==> try-willow: inputs <==
Design div_avalon, start of the top module:
module div_avalon
	#(
		parameter W     = 32,
				  CBIT  = 6		 
	 )
	(
		input wire clk, reset,
		input wire [2:0] div_address,
		input wire div_chipselect,
		input wire div_write,
		input wire [W-1:0] div_writedata,
		output wire [W-1:0] div_readdata,
		output wire div_irq,
		output wire div_rdy
	);
Settings: LEC_CHECK=0, ABC_AREA=1, CAP_MARGIN=20, CORE_MARGIN=2, CORE_UTILIZATION=72, CTS_CLUSTER_DIAMETER=400, CTS_CLUSTER_SIZE=99, PLACE_DENSITY=0.36, SLEW_MARGIN=20; clock period 2.51 ns.
run.sh (not shown) runs the stock make flow with config.mk's settings and CLKGATE_MAP_FILE=.
==> inputs of try-zinc, as changes to try-willow <==
==> flow/config.mk (replaced) <==
export PLATFORM = sky130hd
export DESIGN_NAME = div_avalon
export DESIGN_NICKNAME = div_avalon
export VERILOG_FILES = /design/flow/design.v
export SDC_FILE = /design/flow/constraint.sdc
export NUM_CORES = 4
export LEC_CHECK = 0
export CAP_MARGIN = 20
export CORE_MARGIN = 2
export CORE_UTILIZATION = 40
export SLEW_MARGIN = 20
==> flow/constraint.sdc (replaced) <==
create_clock -name core_clock -period 5.0 [get_ports {clk}]
set_input_delay 1.0000 -clock core_clock [delete_from_list [all_inputs] [get_ports {clk}]]
set_output_delay 1.0000 -clock core_clock [all_outputs]
set_load 0.01 [all_outputs]
==> inputs of try-umber, as changes to try-willow <==
==> flow/config.mk (replaced) <==
export PLATFORM = sky130hd
export DESIGN_NAME = div_avalon
export DESIGN_NICKNAME = div_avalon
export VERILOG_FILES = /design/flow/design.v
export SDC_FILE = /design/flow/constraint.sdc
export NUM_CORES = 4
export LEC_CHECK = 0
export CAP_MARGIN = 20
export CORE_MARGIN = 2
export CORE_UTILIZATION = 40
export SLEW_MARGIN = 20
==> flow/constraint.sdc (replaced) <==
create_clock -name core_clock -period 4.13 [get_ports {clk}]
set_input_delay 0.8260 -clock core_clock [delete_from_list [all_inputs] [get_ports {clk}]]
set_output_delay 0.8260 -clock core_clock [all_outputs]
set_load 0.01 [all_outputs]
==> inputs of try-indigo, as changes to try-willow <==
==> flow/config.mk (replaced) <==
export PLATFORM = sky130hd
export DESIGN_NAME = div_avalon
export DESIGN_NICKNAME = div_avalon
export VERILOG_FILES = /design/flow/design.v
export SDC_FILE = /design/flow/constraint.sdc
export NUM_CORES = 4
export LEC_CHECK = 0
export CAP_MARGIN = 20
export CORE_MARGIN = 2
export CORE_UTILIZATION = 64
export SLEW_MARGIN = 20
==> flow/constraint.sdc (replaced) <==
create_clock -name core_clock -period 3.37 [get_ports {clk}]
set_input_delay 0.6740 -clock core_clock [delete_from_list [all_inputs] [get_ports {clk}]]
set_output_delay 0.6740 -clock core_clock [all_outputs]
set_load 0.01 [all_outputs]
==> comparison table <==
item                                                                                    try-zinc                        try-umber            try-willow                       try-indigo
Outcome                                                                  complete, no violations          complete, no violations       failed layout checks             failed layout checks
Layout check failures                                                                          -                                -          setup timing                     setup timing
Fraction of the mapped netlist area in compound gates                                      18.1%                            18.1%                 13.1%                            18.1%
# Taps                                                                                       319                              319                   180                              184
First-pass GRT wire length                                                             37,700 µm                        37,900 µm             57,200 µm                        41,800 µm
Endpoint of the most critical setup path                                        div_readdata[12]                 div_readdata[17]         d1.rh_reg[10]                 div_readdata[29]
Slew at the pin with the worst max-slew slack                                           0.972 ns                         0.979 ns              0.735 ns                         0.946 ns
Net count of the finished layout                                                           1,039                            1,045                 1,654                            1,076
Mux share                                                                                  16.7%                            16.7%                0.108%                            16.7%
Share of total power in combinational logic                                                48.4%                            49.9%                 65.9%                            51.3%
Fin Setup TNS                                                                               0 ns                             0 ns              -5.03 ns                      -0.00375 ns
Synth Net Count                                                                              983                              983                 1,566                              983
Post-route fraction of the period consumed by the critical path                            81.8%                            86.6%                  111%                             100%
Setup violations, final                                                                        0                                0                    39                                1
Clk Latency, worst-skew pair                                                             0.43 ns                          0.42 ns               0.47 ns                          0.44 ns
Placed Area                                                                           10,500 µm²                       10,600 µm²            11,600 µm²                       10,700 µm²
Number of filler instances in the final layout                                             2,213                            2,174                   536                              949
Top-area cell type share of the netlist area                                               45.0%                            45.0%                 40.8%                            45.0%
Setup CP Type                                                    primary input to primary output  primary input to primary output  register to register  primary input to primary output
Avg Synthesized Cell Area                                                               10.4 µm²                         10.4 µm²              6.99 µm²                         10.4 µm²
Synthesis-to-layout area growth                                                            17.6%                            17.7%                 22.7%                            19.1%
Via density per instance                                                                    5.48                             5.44                  7.22                             6.41
Flop share of the area                                                                     38.5%                            38.5%                 33.4%                            38.0%

* * *

==> branch amber <==
==> flow/design.v <==
module div 
	#(
		parameter W=32,
					 CBIT=6		 
	 )
	(
		input wire clk, reset, str_trg,
		input wire [W-1:0] dvsr, dvnd,
		output reg ready, done_trg,
		output wire [W-1:0] quo,rmd
	);
	localparam [1:0]
		idle = 2'b00,
		op = 2'b01,
		last = 2'b10,
		done = 2'b11;
	reg [1:0] state_reg, state_next;
	reg [W-1:0] rh_reg, rh_next, rl_reg, rl_next, rh_tmp, d_reg, d_next;
	reg [CBIT-1:0] n_reg, n_next;
	reg q_bit, start;
	always @ (posedge clk, posedge reset)
		if (reset)
		begin
			state_reg<=idle;
			rh_reg<=0;
			rl_reg<=0;
			d_reg<=0;
			n_reg<=0;
		end
		else
		begin
			state_reg<=state_next;
			rh_reg<=rh_next;
			rl_reg<=rl_next;
			d_reg<=d_next;
			n_reg<=n_next;
		end
		always @*
		begin
			start = str_trg;
			state_next = state_reg;
			ready = 1'b0;
			done_trg = 1'b0;
			rh_next = rh_reg;
			rl_next = rl_reg;
			d_next = d_reg;
			n_next = n_reg;
			case (state_reg)
				idle:
				begin
					ready = 1'b1;
					if (start)
					begin
						rh_next = 0;
						rl_next = dvnd;   
						d_next = dvsr;    
						n_next = W+1;     
						state_next = op;
					end
				end
				op:
				begin
					rl_next  = {rl_reg[W-2:0], q_bit};
					rh_next = {rh_tmp[W-2:0], rl_reg[W-1]};
					n_next = n_reg-1;
					if (n_next==1)
						state_next = last;
				end
				last:  
				begin
					rl_next = {rl_reg[W-2:0], q_bit};
					rh_next = rh_tmp;
					state_next = done;
				end
				done:
				begin
					done_trg = 1'b1;
					state_next = idle;
				end
				default: state_next = idle;
			endcase
		end
		always @*
			if (rh_reg >= d_reg)
			begin
				rh_tmp = rh_reg - d_reg;
				q_bit=1'b1;
			end
			else
			begin
				rh_tmp = rh_reg;
				q_bit = 1'b0;
			end
		assign quo = rl_reg;
		assign rmd = rh_reg;
endmodule
module div_avalon
	#(
		parameter W     = 32,
				  CBIT  = 6		 
	 )
	(
		input wire clk, reset,
		input wire [2:0] div_address,
		input wire div_chipselect,
		input wire div_write,
		input wire [W-1:0] div_writedata,
		output wire [W-1:0] div_readdata,
		output wire div_irq,
		output wire div_rdy
	);
    localparam [2:0]
        SET_DIVIDEND  = 3'h0,
        SET_DIVISOR   = 3'h1,
        START         = 3'h2,
        GET_QUOTIENT  = 3'h3,
        GET_REMAINDER = 3'h4,
        GET_READY     = 3'h5,
        DONE_TRG      = 3'h6;
	wire div_start, div_ready, set_done_trg, clr_done_trg;
	reg [W-1:0] dvnd_reg, dvsr_reg;
	reg done_trg_reg;
	wire [W-1:0] quo, rmd;
	wire wr_en, wr_dvnd, wr_dvsr;
	div #(.W(32), .CBIT(6)) d1
		 ( .clk(clk), .reset(reset), .str_trg(div_start), .dvsr(dvsr_reg), .dvnd(dvnd_reg),   
		   .ready(div_ready), .done_trg(set_done_trg), .quo(quo), .rmd(rmd));         
	always @ (posedge clk, posedge reset)
	begin
		if (reset)
		begin
			dvnd_reg <= 0;
			dvsr_reg <= 0;
			done_trg_reg <= 0;
		end
		else
		begin
			if (wr_dvnd)
				dvnd_reg <= div_writedata;
			if (wr_dvsr)
				dvsr_reg <= div_writedata;
			if (set_done_trg)
				done_trg_reg <= 1'b1;
			else if (clr_done_trg)
				done_trg_reg <= 1'b0;
		end
	end
	assign wr_en = div_write & div_chipselect;
	assign wr_dvnd = (div_address == SET_DIVIDEND) & wr_en;
	assign wr_dvsr = (div_address == SET_DIVISOR) & wr_en;
	assign div_start = (div_address == START) & wr_en;
	assign clr_done_trg = (div_address == DONE_TRG) & wr_en;
	assign div_readdata = (div_address == GET_QUOTIENT) ? quo :
								 (div_address == GET_REMAINDER) ? rmd :
								 (div_address == GET_READY) ? {31'b0, div_ready} : {31'b0, done_trg_reg};
	assign div_rdy = div_ready;
	assign div_irq = done_trg_reg;
endmodule
==> flow/run.sh <==
#!/bin/bash
# the make line also repeats each setting of config.mk as NAME=value (left out here)
make -C /OpenROAD-flow-scripts/flow DESIGN_CONFIG=/design/flow/config.mk WORK_HOME=/design/flow/orfs CLKGATE_MAP_FILE= finish
==> flow/config.mk <==
export PLATFORM = sky130hd
export DESIGN_NAME = div_avalon
export DESIGN_NICKNAME = div_avalon
export VERILOG_FILES = /design/flow/design.v
export SDC_FILE = /design/flow/constraint.sdc
export NUM_CORES = 4
export LEC_CHECK = 0
export ABC_AREA = 1
export CAP_MARGIN = 20
export CORE_MARGIN = 2
export CORE_UTILIZATION = 72
export CTS_CLUSTER_SIZE = 51
export HOLD_SLACK_MARGIN = 0.29
export PLACE_DENSITY_LB_ADDON = 0.15
export SLEW_MARGIN = 20
==> flow/constraint.sdc <==
create_clock -name core_clock -period 3.2 [get_ports {clk}]
set_input_delay 0.6400 -clock core_clock [delete_from_list [all_inputs] [get_ports {clk}]]
set_output_delay 0.6400 -clock core_clock [all_outputs]
set_load 0.01 [all_outputs]
==> branch zinc (differences from branch amber) <==
ABC_AREA = not set   (was 1)
CTS_CLUSTER_SIZE = not set   (was 51)
HOLD_SLACK_MARGIN = not set   (was 0.29)
MAX_ROUTING_LAYER = met4   (was not set)
PLACE_DENSITY_LB_ADDON = not set   (was 0.15)
SETUP_SLACK_MARGIN = 0.63   (was not set)
TNS_END_PERCENT = 5   (was not set)
==> flow/constraint.sdc (replaced) <==
create_clock -name core_clock -period 2.39 [get_ports {clk}]
set_input_delay 0.4780 -clock core_clock [delete_from_list [all_inputs] [get_ports {clk}]]
set_output_delay 0.4780 -clock core_clock [all_outputs]
set_load 0.01 [all_outputs]
==> results <==
- Branch amber produced a clean layout. Branch zinc failed in clock tree synthesis (4_1_cts).
- Synthesized cell count: branch zinc is lower than branch amber (about 40%).
- Of branch amber and branch zinc, branch amber has the higher area after synthesis (gap about 10%, measured against branch zinc).
- Between branch zinc and branch amber, the lower die area is in branch zinc (gap about 9%, measured against branch amber).
==> figures <==
Area of the die: branch amber 0.0155 mm^2; branch zinc 0.0141 mm^2
Synth Seq Share: branch amber 41.0%; branch zinc 45.3%
Synth Instances: branch amber 1,492; branch zinc 909
Chip Width: branch amber 124 um; branch zinc 119 um
Yosys synthesis chip area: branch amber 0.0104 mm^2; branch zinc 0.00945 mm^2
Gpl congestion: branch amber 0.985; branch zinc 1.11
Total standard cell area after synthesis: branch amber 0.0104 mm^2; branch zinc 0.00945 mm^2
Core Rows: branch amber 43; branch zinc 41
Most frequently used cell type in the post-synthesis netlist: branch amber sky130_fd_sc_hd__nand2_1; branch zinc sky130_fd_sc_hd__dfrtp_1
Post-place instance area: branch amber 0.0114 mm^2; branch zinc 0.0117 mm^2
Top-area cell type share of the netlist area: branch amber 40.8%; branch zinc 45.0%
Dpl ws: branch amber 0.104 ns; branch zinc -0.757 ns
Placeable Area: branch amber 0.0140 mm^2; branch zinc 0.0127 mm^2
Number of cells in the yosys synthesis report: branch amber 1,492; branch zinc 909
Placed wire-length estimate: branch amber 21.2 mm; branch zinc 20.8 mm
Post-Synth XOR/XNOR Area: branch amber 1.51%; branch zinc 2.32%
Post-Place Cells: branch amber 1,704; branch zinc 1,282
Net count after synthesis: branch amber 1,566; branch zinc 983
Fp util: branch amber 74.6%; branch zinc 74.3%
Status: branch amber no timing/DRC/antenna violations; branch zinc did not finish
Stage where the flow stopped: branch amber -; branch zinc clock tree synthesis (4_1_cts)
Adder Share, Synth: branch amber 4.27%; branch zinc 4.71%
Power is estimated from default activity; no workload was simulated.
